==> job 7682 <==
// apb_uart
module apb_uart #(
    parameter SYSTEM_FREQUENCY = 50_000_000,
    parameter SAMPLING_RATE = 16
)(
    input pclk,  
    input preset_n,  
    input psel,
    input penable,
    input pwrite,
    input[11:0] paddr,
    input[3:0] pstrb,
    input[31:0] pwdata,
    output pready,
    output pslverr,
    output[31:0] prdata,
    output irq,
    output logic baud_o,
    output logic tick_rx, 
    input cts_n,
    input rx,
    output tx,
    output rts_n
);
    localparam logic [11:0] ADDR_TDR = 12'h000;
    localparam logic [11:0] ADDR_RDR = 12'h004;
    localparam logic [11:0] ADDR_LCR = 12'h008;
    localparam logic [11:0] ADDR_OCR = 12'h00C;
    localparam logic [11:0] ADDR_LSR = 12'h010;
    localparam logic [11:0] ADDR_FCR = 12'h014;
    localparam logic [11:0] ADDR_IER = 12'h018;
    localparam logic [11:0] ADDR_IIR = 12'h01C;
    localparam logic [11:0] ADDR_HCR = 12'h020;
    logic [31:0] tdr;
    logic [31:0] rdr;
    logic [31:0] lcr;
    logic [31:0] ocr;
    logic [31:0] lsr;
    logic [31:0] fcr;
    logic [31:0] ier;
    logic [31:0] iir;
    logic [31:0] hcr;
    logic [31:0] pwdata_d;
    logic psel_d;
    logic penable_d;
    logic pwrite_d;
    logic [11:0] paddr_d;
    logic [3:0] pstrb_d;
    always_ff @(posedge pclk or negedge preset_n) begin
  ...
==> flow/config.mk <==
export PLATFORM = sky130hd
export DESIGN_NAME = apb_uart
export DESIGN_NICKNAME = apb_uart
export VERILOG_FILES = /design/flow/design.v
export SDC_FILE = /design/flow/constraint.sdc
export NUM_CORES = 4
export LEC_CHECK = 0
export CAP_MARGIN = 25
export CELL_PAD_IN_SITES_DETAIL_PLACEMENT = 0
export CORE_ASPECT_RATIO = 1.17
export CORE_MARGIN = 6
export CORE_UTILIZATION = 20
export CTS_CLUSTER_DIAMETER = 57
export CTS_CLUSTER_SIZE = 15
export PLACE_DENSITY = 0.93
export SETUP_SLACK_MARGIN = 0.95
export SLEW_MARGIN = 10
export TNS_END_PERCENT = 35
==> flow/constraint.sdc <==
create_clock -name core_clock -period 4.05 [get_ports {pclk}]
set_input_delay 0.8100 -clock core_clock [delete_from_list [all_inputs] [get_ports {pclk}]]
set_output_delay 0.8100 -clock core_clock [all_outputs]
set_load 0.01 [all_outputs]
run.sh (not shown) runs the stock make flow with config.mk's settings and CLKGATE_MAP_FILE=.
==> inputs of job 295, as changes to job 7682 <==
Settings changed: CAP_MARGIN 25 to 5, CELL_PAD_IN_SITES_DETAIL_PLACEMENT 0 to unset, CORE_ASPECT_RATIO 1.17 to 0.8, CORE_MARGIN 6 to 9, CORE_UTILIZATION 20 to 40, CTS_CLUSTER_DIAMETER 57 to unset, CTS_CLUSTER_SIZE 15 to unset, PLACE_DENSITY 0.93 to unset, SETUP_SLACK_MARGIN 0.95 to 3.31, SLEW_MARGIN 10 to 20, TNS_END_PERCENT 35 to unset.
==> flow/constraint.sdc (replaced) <==
create_clock -name core_clock -period 20.0 [get_ports {pclk}]
set_input_delay 4.0000 -clock core_clock [delete_from_list [all_inputs] [get_ports {pclk}]]
set_output_delay 4.0000 -clock core_clock [all_outputs]
set_load 0.01 [all_outputs]
==> notes <==
- Between job 295 and job 7682, the lower via count is in job 295 (gap 7.0%, measured against job 7682).
- First-iteration DRC count: job 7682 is higher than job 295 (26%).
- In job 295 the clock skew is higher than in job 7682, by 17 ps.
- Of job 7682 and job 295, job 7682 has the higher final area (gap about 1%, measured against job 295).
- Between job 295 and job 7682, the lower critical path depth is in job 7682 (gap 1).
- Count of clock-buffer cells in the layout: job 7682 is lower than job 295 (12).
- Of job 295 and job 7682, job 7682 has the higher die size (gap 47%, measured against job 7682).
- Global-route usage: job 7682 is lower than job 295 (8.3 points).


==> inputs of cedar <==
apb_uart again, from the RTL that the note above started with.
==> flow/config.mk <==
export PLATFORM = sky130hd
export DESIGN_NAME = apb_uart
export DESIGN_NICKNAME = apb_uart
export VERILOG_FILES = /design/flow/design.v
export SDC_FILE = /design/flow/constraint.sdc
export NUM_CORES = 4
export LEC_CHECK = 0
export CAP_MARGIN = 20
export CELL_PAD_IN_SITES_DETAIL_PLACEMENT = 2
export CELL_PAD_IN_SITES_GLOBAL_PLACEMENT = 3
export CORE_MARGIN = 7
export CORE_UTILIZATION = 58
export CTS_CLUSTER_SIZE = 60
export MIN_ROUTING_LAYER = met2
export SETUP_SLACK_MARGIN = 5.0
export SLEW_MARGIN = 20
==> flow/constraint.sdc <==
create_clock -name core_clock -period 20.0 [get_ports {pclk}]
set_input_delay 4.0000 -clock core_clock [delete_from_list [all_inputs] [get_ports {pclk}]]
set_output_delay 4.0000 -clock core_clock [all_outputs]
set_load 0.01 [all_outputs]
==> garnet (differences from cedar) <==
- CELL_PAD_IN_SITES_DETAIL_PLACEMENT: 2 -> not set
- CELL_PAD_IN_SITES_GLOBAL_PLACEMENT: 3 -> not set
- CORE_MARGIN: 7 -> 2
- CORE_UTILIZATION: 58 -> 72
- CTS_CLUSTER_SIZE: 60 -> 50
- MIN_ROUTING_LAYER: met2 -> not set
- SETUP_SLACK_MARGIN: 5.0 -> 0.89
==> flow/constraint.sdc (replaced) <==
create_clock -name core_clock -period 3.37 [get_ports {pclk}]
set_input_delay 0.6740 -clock core_clock [delete_from_list [all_inputs] [get_ports {pclk}]]
set_output_delay 0.6740 -clock core_clock [all_outputs]
set_load 0.01 [all_outputs]
==> quartz (differences from cedar) <==
- ABC_AREA: not set -> 1
- CAP_MARGIN: 20 -> 5
- CELL_PAD_IN_SITES_GLOBAL_PLACEMENT: 3 -> 1
- CORE_ASPECT_RATIO: not set -> 1.74
- CORE_MARGIN: 7 -> 2
- CORE_UTILIZATION: 58 -> 53
- CTS_CLUSTER_SIZE: 60 -> 10
- GPL_TIMING_DRIVEN: not set -> 1
==> zinc (differences from cedar) <==
- ABC_AREA: not set -> 1
- CAP_MARGIN: 20 -> 5
- CELL_PAD_IN_SITES_GLOBAL_PLACEMENT: 3 -> not set
- CORE_ASPECT_RATIO: not set -> 1.74
- CORE_MARGIN: 7 -> 2
- CORE_UTILIZATION: 58 -> 43
- CTS_CLUSTER_SIZE: 60 -> 10
- GPL_TIMING_DRIVEN: not set -> 1
- MIN_ROUTING_LAYER: met2 -> not set
==> flow_metrics.tcl <==
# implementation run metrics
set metrics [dict create \
    error "[ERROR DPL-0033] detailed placement checks failed during check placement." \
    status "aborted with a tool error" \
    ys_top_cells_by_count "nor2_1, nand2_1, dfxtp_1" \
    fp_util 0.535 \
    syn_area_per_cell_sq_um 8.86 \
    synth.net_count 3940 \
    synth-simple-area-share 0.166 \
    lastStage "3_5_place_dp" \
    rows 122 \
    die_area_sq_um 66200 \
    ys_sh_aoi 0.147 \
    coreArea_sq_um 63500 \
]
the above is filed under quartz

==> flow_metrics.tcl <==
# place-and-route summary
set metrics [dict create \
    status "complete, no violations" \
    ys_top_cells_by_count "dfxtp_1, nand2_1, nor2_1" \
    ys_ff 810 \
    syn_area_per_cell_sq_um 11.0 \
    synth.net_count 3125 \
    place.gp.congestion 0.906 \
    ys_sh_aoi 0.0981 \
    edf_count 256 \
    synth-simple-area-share 0.153 \
    fp_util 0.732 \
    die_area_sq_um 47900 \
]
the above is filed under garnet

==> flow_metrics.tcl <==
# place-and-route summary
set metrics [dict create \
    status "complete, no violations" \
    ys_sh_aoi 0.147 \
    clock_power_share 0.487 \
    top_layer_used "met5" \
    synth.net_count 3940 \
    synth-simple-area-share 0.166 \
    setup_tns_ps 0 \
    fp_util 0.432 \
    p_clk_uw 1700 \
    die_area_sq_um 81400 \
    final_util 0.490 \
    ys_top_cells_by_count "nor2_1, nand2_1, dfxtp_1" \
    coreArea_sq_um 78600 \
    pre_cts_ws_ps 11890 \
]
the above is filed under zinc

==> flow_metrics.tcl <==
# implementation run metrics
set metrics [dict create \
    top_area_cell "dfxtp_1" \
    fp_util 0.589 \
    edf_count 256 \
    coreArea_sq_um 56500 \
    xor_area_frac 0.0415 \
    syn_area_per_cell_sq_um 11.0 \
    synth.net_count 3125 \
    rows 87 \
    ys_sh_aoi 0.0981 \
    die_area_sq_um 64300 \
    synth-simple-area-share 0.153 \
    status "aborted with a tool error" \
    error "[ERROR GPL-0301] Utilization 111.536 % exceeds 100%." \
    ys_top_cells_by_count "dfxtp_1, nand2_1, nor2_1" \
    synth-main-ff-cell "dfxtp_1" \
    lastStage "3_1_place_gp_skip_io" \
    most_common_cell "dfxtp_1" \
]
the above is filed under cedar

